Setup of run A:
==> flow/design.v <==
module alu (input signed [31:0] in1, input signed [31:0] in2, input [3:0] opCode, input [4:0] shiftAmt, output signed [31:0] result);
	assign result = opCode == 0 ? in1 + in2 :
			opCode == 1 ? in1 - in2 :
			opCode == 2 ? in1 & in2 :
			opCode == 3 ? in1 | in2 :
			opCode == 4 ? in1 << shiftAmt :
			opCode == 5 ? in1 >> shiftAmt :
			opCode == 6 ? in1 >>> shiftAmt :
			opCode == 7 ? in1 > in2 ? 1 : 0 :
			opCode == 8 ? in1 < in2 ? 1 : 0 : 0;
endmodule
module mux (input selCh, input [31:0] inCh0, input [31:0] inCh1, output [31:0] selData);
	assign selData = selCh == 0 ? inCh0 :
			  selCh == 1 ? inCh1 : 0;
endmodule
module registerFile (input wrEnable, input [4:0] wrReg, input [31:0] wrData, input [4:0] rdReg1, output [31:0] rdData1, input [4:0] rdReg2, output [31:0] rdData2, input clk);
	reg [31:0] regFile [31:0];
	assign rdData1 = regFile[rdReg1];
	assign rdData2 = regFile[rdReg2];
	always @(posedge clk) begin if (wrEnable) begin regFile[wrReg] <= wrData; end end
endmodule
module project (input wrEnable, input [4:0] wrReg, input [4:0] rdReg1, input [4:0] rdReg2, input clk, input [3:0] opCode, input [4:0] shiftAmt, output signed [31:0] result, input selCh, input [31:0] selData);
	wire [31:0] selected;
	wire signed [31:0] rdData1;
	wire signed [31:0] rdData2;
	registerFile regFile1 (wrEnable, wrReg, selected, rdReg1, rdData1, rdReg2, rdData2, clk);
	alu alu1 (rdData1, rdData2, opCode, shiftAmt, result);
	mux m1 (selCh, selData, result, selected);
endmodule
Settings: LEC_CHECK=0, CAP_MARGIN=20, CORE_MARGIN=2, CORE_UTILIZATION=61, CTS_CLUSTER_SIZE=57, MAX_ROUTING_LAYER=met4, PLACE_DENSITY_LB_ADDON=0.01, SETUP_SLACK_MARGIN=1.62, SLEW_MARGIN=20, TNS_END_PERCENT=5; clock period 5.49 ns.
run.sh (not shown) runs the stock make flow with config.mk's settings and CLKGATE_MAP_FILE=.
Run A | ERROR | global routing (5_1_grt)
#### Input delta (run B over run A)
- MAX_ROUTING_LAYER: met4 -> unset
- TNS_END_PERCENT: 5 -> unset
- CORE_UTILIZATION: 61 -> 56
==> comparison <==
Of run B and run A, it is run B that has the higher number of rows in the core area.
Run B vs. run A: total CTS buffers went up by 3.0%.
The chip width number comes out lower for run A vs run B.
Although it ran to completion, run B produced a layout that fails the final checks because of setup timing.
From run A to run B, sequential share of the synthesized area did not move at all.
Going from run A to run B, area of the placeable core climbed about 9%; clock sink count barely changed.
[inputs] run C vs run B
- removing CTS_CLUSTER_SIZE (formerly 57)
- removing SETUP_SLACK_MARGIN (formerly 1.62)
- changing CORE_UTILIZATION from 56 to 58
- removing PLACE_DENSITY_LB_ADDON (formerly 0.01)
[summary]
Run C: it failed with a tool error in global routing (5_1_grt), so there are no final results.
Run C against run B: area reported by Yosys stat did not really move; post-CTS repair timing setup buffer count shows an increase of about 23%; final weighted congestion in routability-driven placement went down by 0.011.
Overall die area: run C vs run B down 3500 sq um
The number of hold-repair buffers added at the cts stage was comparable across run B and run C.
NOTE row count run B->run C decreased slightly
diff inputs: run C => run D
- SLEW_MARGIN: 20 -> 35
- MAX_ROUTING_LAYER: unset -> met5
- MIN_ROUTING_LAYER: unset -> met1
- TNS_END_PERCENT: unset -> 35
- CORE_ASPECT_RATIO: unset -> 1.12
- HOLD_SLACK_MARGIN: unset -> 0.28
- PLACE_DENSITY: unset -> 0.65
- CELL_PAD_IN_SITES_GLOBAL_PLACEMENT: unset -> 1
- SETUP_SLACK_MARGIN: unset -> 1.5
- CTS_CLUSTER_SIZE: unset -> 35
- CELL_PAD_IN_SITES_DETAIL_PLACEMENT: unset -> 0
- the clock period (ns, I/O delays scaled along): 5.49 -> 5.62
### Flow results
Layout checks on run D: not met. Flow itself completed; violations: setup timing.
Delta (run D minus run C): number of standard cells reported by yosys now sits at about the same level, number of library cell types mapped by synthesis now sits at about the same level, share of flip-flops with an asynchronous set or reset now sits at about the same level.
Number of cells upsized or downsized after cts was lower in run C than in run D.
On area after synthesis, run C and run D are neck and neck.


job 7137:
RTL: the design.v shown in full above, as it stands there.
Settings: LEC_CHECK=0, CAP_MARGIN=20, CORE_MARGIN=2, CORE_UTILIZATION=50, CTS_CLUSTER_SIZE=57, SLEW_MARGIN=20; clock period 5.49 ns.
Although job 7137 finished all stages, its layout failed final checks on negative setup slack.
Changes in job 8190 relative to job 7137:
diff --git a/flow/config.mk b/flow/config.mk
--- a/flow/config.mk
+++ b/flow/config.mk
@@ -10,2 +10,4 @@
-export CORE_UTILIZATION = 50
-export CTS_CLUSTER_SIZE = 57
+export CORE_UTILIZATION = 61
+export CTS_CLUSTER_SIZE = 39
+export PLACE_DENSITY_LB_ADDON = 0.01
+export SETUP_SLACK_MARGIN = 1.61
--- outcome ---
- Job 8190 got as far as 5_1_grt, where a tool error ended the run.
- Number of enable-type register cells in the synthesized netlist: job 8190 vs job 7137 — no meaningful difference
- Job 7137 → job 8190: xor and xnor fraction of the mapped netlist area comparable, placeable core region shrank by about 18%, number of resized instances in the post-cts repair step fell about 12%, buffer depth of the longest clock path has remained practically unchanged, placer congestion estimate higher.
- Area after synthesis came out exactly the same in job 8190 and job 7137.
- Compared with job 7137, job 8190 shows a placed standard-cell area that is 920 sq um lower.
- Die area (lower): job 8190


## v10
// project: RTL as listed in full above, without the edits since
Settings: LEC_CHECK=0, CAP_MARGIN=20, CELL_PAD_IN_SITES_DETAIL_PLACEMENT=1, CORE_MARGIN=2, CORE_UTILIZATION=40, HOLD_SLACK_MARGIN=0.06, MIN_ROUTING_LAYER=met2, SLEW_MARGIN=20; clock period 10.0 ns.
The layout from v10, despite a flow that completed every stage, fails the layout checks, with the failing checks listed as setup timing.
Edits applied to the flow inputs when going from v10 to v18:
==> flow/config.mk <==
export PLATFORM = sky130hd
export DESIGN_NAME = project
export DESIGN_NICKNAME = project
export VERILOG_FILES = /design/flow/design.v
export SDC_FILE = /design/flow/constraint.sdc
export NUM_CORES = 4
export LEC_CHECK = 0
export CAP_MARGIN = 20
export CORE_MARGIN = 2
export CORE_UTILIZATION = 34
export SLEW_MARGIN = 20
==> flow/constraint.sdc <==
create_clock -name core_clock -period 9.88 [get_ports {clk}]
set_input_delay 1.9760 -clock core_clock [delete_from_list [all_inputs] [get_ports {clk}]]
set_output_delay 1.9760 -clock core_clock [all_outputs]
set_load 0.01 [all_outputs]
Notes after the runs:
v10 ended up with result[31] as its capturing instance or port of the critical path; v18 ended up with result[0].
In the tables for v18 and v10, largest incremental delay on the critical path reads higher with v18.
Looking at number of non-filler instances in the completed layout, v18 sits 136 above v10.
When v18 is set beside v10, its share of power burned in registers turns out to be 2.0 points larger.
The flow did not stop early for v18: all stages ran, and the layout cleared the timing, design-rule and antenna checks.
Edits applied to the flow inputs when going from v18 to v58:
-- flow/config.mk --
<<< v18, line 7
export LEC_CHECK = 0
export CAP_MARGIN = 20
export CORE_MARGIN = 2
export CORE_UTILIZATION = 34
export SLEW_MARGIN = 20
>>> v58, line 7
export LEC_CHECK = 0
export CAP_MARGIN = 20
export CELL_PAD_IN_SITES_DETAIL_PLACEMENT = 0
export CELL_PAD_IN_SITES_GLOBAL_PLACEMENT = 1
export CORE_ASPECT_RATIO = 1.02
export CORE_MARGIN = 2
export CORE_UTILIZATION = 65
export CTS_CLUSTER_SIZE = 35
export HOLD_SLACK_MARGIN = 0.28
export MAX_ROUTING_LAYER = met5
export MIN_ROUTING_LAYER = met1
export PLACE_DENSITY = 0.64
export SETUP_SLACK_MARGIN = 0.65
export SLEW_MARGIN = 20
export TNS_END_PERCENT = 35
==> flow/constraint.sdc <==
create_clock -name core_clock -period 5.62 [get_ports {clk}]
set_input_delay 1.1240 -clock core_clock [delete_from_list [all_inputs] [get_ports {clk}]]
set_output_delay 1.1240 -clock core_clock [all_outputs]
set_load 0.01 [all_outputs]
v58 completed end to end; final checks failed (setup timing).
Share of the core filled by cells before placement delta for v58 relative to v18: 31 points higher
v58 vs. v18: total inserted antenna cells went up by 4.
Flop-to-flop setup slack in v58 is 4.83 ns below v18.
Inputs modified between v58 and v30:
==> flow/config.mk <==
export PLATFORM = sky130hd
export DESIGN_NAME = project
export DESIGN_NICKNAME = project
export VERILOG_FILES = /design/flow/design.v
export SDC_FILE = /design/flow/constraint.sdc
export NUM_CORES = 4
export LEC_CHECK = 0
export CAP_MARGIN = 20
export CORE_MARGIN = 2
export CORE_UTILIZATION = 60
export SLEW_MARGIN = 20
==> flow/constraint.sdc <==
create_clock -name core_clock -period 7.54 [get_ports {clk}]
set_input_delay 1.5080 -clock core_clock [delete_from_list [all_inputs] [get_ports {clk}]]
set_output_delay 1.5080 -clock core_clock [all_outputs]
set_load 0.01 [all_outputs]
## What came out
v30 ran in full, but the layout does not pass; the checks complain about setup timing. First-pass GRT wire length: v30 better than v58. Final cell area: v30 below v58. Delta (v30 minus v58): synthesis-to-layout area growth saw a decrease, core utilization saw a decrease, combined area of the multi-input logic cells saw a decrease, number of max-slew violations in the final report saw little to no change. On area of the die: v30 sits above v58. Changes observed in v30 relative to v58: routed wire length now smaller; minimum setup slack in the final design now larger.
## Diff of input files: v6 against v30
-- flow/config.mk --
<<< v30, line 8
export CAP_MARGIN = 20
export CORE_MARGIN = 2
export CORE_UTILIZATION = 60
export SLEW_MARGIN = 20
>>> v6, line 8
export CAP_MARGIN = 20
export CORE_MARGIN = 2
export CORE_UTILIZATION = 58
export CTS_CLUSTER_SIZE = 50
export PLACE_DENSITY_LB_ADDON = 0.01
export SETUP_SLACK_MARGIN = 1.61
export SLEW_MARGIN = 20
==> flow/constraint.sdc <==
create_clock -name core_clock -period 5.49 [get_ports {clk}]
set_input_delay 1.0980 -clock core_clock [delete_from_list [all_inputs] [get_ports {clk}]]
set_output_delay 1.0980 -clock core_clock [all_outputs]
set_load 0.01 [all_outputs]
Results
- The final reports for v6 and v30 show critical path data required time lower in the former.
- Wire length: v6 > v30
- In v6 the implementation ran to completion but is not tape-out ready, as the final checks report setup timing.
- v6: slew at the pin closest to its max-slew limit lower than v30
- Delta (v6 minus v30): final cell count up 8.3%; cell depth of the worst setup path down 1.
#### Input delta (v47 over v6)
==> flow/config.mk <==
export PLATFORM = sky130hd
export DESIGN_NAME = project
export DESIGN_NICKNAME = project
export VERILOG_FILES = /design/flow/design.v
export SDC_FILE = /design/flow/constraint.sdc
export NUM_CORES = 4
export LEC_CHECK = 0
export ABC_AREA = 1
export CAP_MARGIN = 20
export CORE_MARGIN = 2
export CORE_UTILIZATION = 72
export CTS_CLUSTER_SIZE = 10
export PLACE_DENSITY = 0.39
export SETUP_SLACK_MARGIN = 0.68
export SLEW_MARGIN = 20
==> flow/constraint.sdc <==
create_clock -name core_clock -period 5.17 [get_ports {clk}]
set_input_delay 1.0340 -clock core_clock [delete_from_list [all_inputs] [get_ports {clk}]]
set_output_delay 1.0340 -clock core_clock [all_outputs]
set_load 0.01 [all_outputs]
Results
For the clock buffer count from CTS, v47 came in about 13% higher than v6 did. v47: vertical die dimension 25 um below v6. In the reports for v47 and v6, the larger post-synthesis average cell area belongs to v6. NOTE total half-perimeter wirelength after legalization and detailed placement v6->v47 increased by a few percent. v47 vs v6 — number of library cell types mapped by synthesis dropped 42. For v47, the flow was terminated by a tool error in global routing and produced no final design. Lower simple-gate area share of the yosys netlist was reported by v6, not v47. Compared with v6, v47 shows a lower floorplan die width. The die of v47 is smaller than the one used in v6. v6 has a lower total cell area reported by yosys after synthesis than v47. There was hardly any difference in area fraction in xor and xnor cells between v47 and v6. Area of the mapped netlist went up by a few percent going from v6 to v47.
Power figures rest on the tool's default switching activity, not on a simulated workload.
